## main
module main(
    input wire clk,
    input wire rst,
    input wire [3:0] sensor,
    input wire [2:0] sw,
    output wire [1:0] servo
    );
wire [7:0] Servo_R;
wire [7:0] Servo_L;
wire clk_40MHz;
wire clk_1KHz;
wire clk_100MHz;
wire tick_40MHz;
wire tick_1KHz;
wire [10:0] pid_output, position;
servo_handler my_servo (
    .clk(clk_100MHz),
    .en(tick_1KHz),
    .rst(rst),
    .servo_l(Servo_L),
    .servo_r(Servo_R),
    .pid_output(pid_output)
);       
servo_to_PWM my_PWM(
    .clk(clk_100MHz),
    .rst(rst),
    .servo_L(Servo_L),
    .servo_R(Servo_R),
    .PWM_L(servo[0]),
    .PWM_R(servo[1])
);
clock_managment_unit my_clk(
.clk(clk),
.rst(rst),
.clk_100MHz(clk_100MHz),
.clk_40MHz(clk_40MHz),
.clk_1KHz(clk_1KHz),
.tick_40MHz(tick_40MHz),
.tick_1KHz(tick_1KHz)
);
pid my_pid(
    .kp_sw(sw[0]),
    .ki_sw(sw[1]),
    .kd_sw(sw[2]),
    .clk(clk_100MHz),
    .en(tick_40MHz),
    .rst(rst),
    .position(position),
    .pid_output(pid_output)
);
sensor_handler my_sensors(
    .clk(clk_100MHz),
    .rst(rst),
    .sensors(sensor),
    .position(position)
);
endmodule
For scale: about 2100 cells after synthesis, about 180 flip-flops, about 11 I/O pins, roughly 0.017 mm² of cells after synthesis.
Settings: LEC_CHECK=0, CAP_MARGIN=35, CORE_ASPECT_RATIO=0.96, CORE_MARGIN=2, CORE_UTILIZATION=71, CTS_CLUSTER_DIAMETER=244, HOLD_SLACK_MARGIN=0.29, MAX_ROUTING_LAYER=met5, PLACE_DENSITY=0.64, SETUP_SLACK_MARGIN=3.12, SLEW_MARGIN=20, TNS_END_PERCENT=55; clock period 10.1 ns.
run.sh (not shown) runs the stock make flow with config.mk's settings and CLKGATE_MAP_FILE=.
The first run aborted during global routing.
Change:
- CORE_ASPECT_RATIO: 0.96 -> 0.8
- CORE_UTILIZATION: 71 -> 18
- CTS_CLUSTER_DIAMETER: 244 -> 130
- HOLD_SLACK_MARGIN: 0.29 -> -0.0
- PLACE_DENSITY: 0.64 -> not set
- PLACE_DENSITY_LB_ADDON: not set -> 0.27
- clock period: 10.1 -> 10.7 ns (I/O delays scaled with it)
After rerunning:
- With this change the flow completed, yet does not pass: setup timing
- synthesized cell count is unchanged
- die area grows to 3.8 times its value
- synthesized area stays the same
Change:
- CORE_UTILIZATION: 18 -> 57
- CTS_CLUSTER_SIZE: not set -> 34
- SETUP_SLACK_MARGIN: 3.12 -> -1.06
What happened:
- The new run produced a layout that fails on setup timing
- fmax is lower by 1.8%
- cell area fell by 10%
- global-route usage rose by 21 points
Change:
- ABC_AREA: not set -> 1
- CORE_ASPECT_RATIO: 0.8 -> 0.93
- CORE_UTILIZATION: 57 -> 72
- CTS_CLUSTER_SIZE: 34 -> not set
- PLACE_DENSITY: not set -> 0.35
- PLACE_DENSITY_LB_ADDON: 0.27 -> not set
- SETUP_SLACK_MARGIN: -1.06 -> 3.14
- clock period: 10.7 -> 11.9 ns (I/O delays scaled with it)
With this change the flow failed in global routing (GRT-0232).
Synthesized area goes down by 2.6%.
Synthesized cell count grows by 16%.
Die size went down by 22%.
Change:
- CAP_MARGIN: 35 -> 20
- CORE_ASPECT_RATIO: 0.93 -> not set
- CTS_CLUSTER_DIAMETER: 130 -> not set
- CTS_CLUSTER_SIZE: not set -> 98
- HOLD_SLACK_MARGIN: -0.0 -> not set
- MAX_ROUTING_LAYER: met5 -> not set
- PLACE_DENSITY: 0.35 -> not set
- SETUP_SLACK_MARGIN: 3.14 -> not set
- TNS_END_PERCENT: 55 -> not set
- clock period: 11.9 -> 11.3 ns (I/O delays scaled with it)
Effect: The new run finished but fails on setup timing; die area hardly moves; area after synthesis is unchanged; synthesized cell count is unchanged.

* * *

the reference run:
Starting RTL as in the previous note.
clock: 10.9 ns
lec_check: 0
cap_margin: 0
core_margin: 2
core_utilization: 68
cts_cluster_diameter: 96
slew_margin: 20
To summarise the reference run: no stage aborted, but the layout did not pass its checks, failing on setup timing.
Input-level comparison between the trial run and the reference run:
diff --git a/flow/config.mk b/flow/config.mk
--- a/flow/config.mk
+++ b/flow/config.mk
@@ -6,7 +6,8 @@
 export NUM_CORES = 4
 export LEC_CHECK = 0
-export CAP_MARGIN = 0
+export CAP_MARGIN = 20
 export CORE_MARGIN = 2
-export CORE_UTILIZATION = 68
-export CTS_CLUSTER_DIAMETER = 96
+export CORE_UTILIZATION = 61
+export CTS_CLUSTER_DIAMETER = 65
 export SLEW_MARGIN = 20
+export TNS_END_PERCENT = 5
==> flow/constraint.sdc <==
create_clock -name core_clock -period 7.57 [get_ports {clk}]
set_input_delay 1.5140 -clock core_clock [delete_from_list [all_inputs] [get_ports {clk}]]
set_output_delay 1.5140 -clock core_clock [all_outputs]
set_load 0.01 [all_outputs]
==> results <==
As far as synthesized area per cell goes, the trial run and the reference run are indistinguishable; the numbers are identical.
Achievable clock frequency delta (the trial run -> the reference run): insignificant
Comparing the trial run against the reference run, there is no change at all in tally of nets with antenna violations remaining after routing.
What the final checks of the trial run revealed, after a flow that finished every stage, was a layout that fails on setup timing.
Final instance area was higher in the trial run than in the reference run.
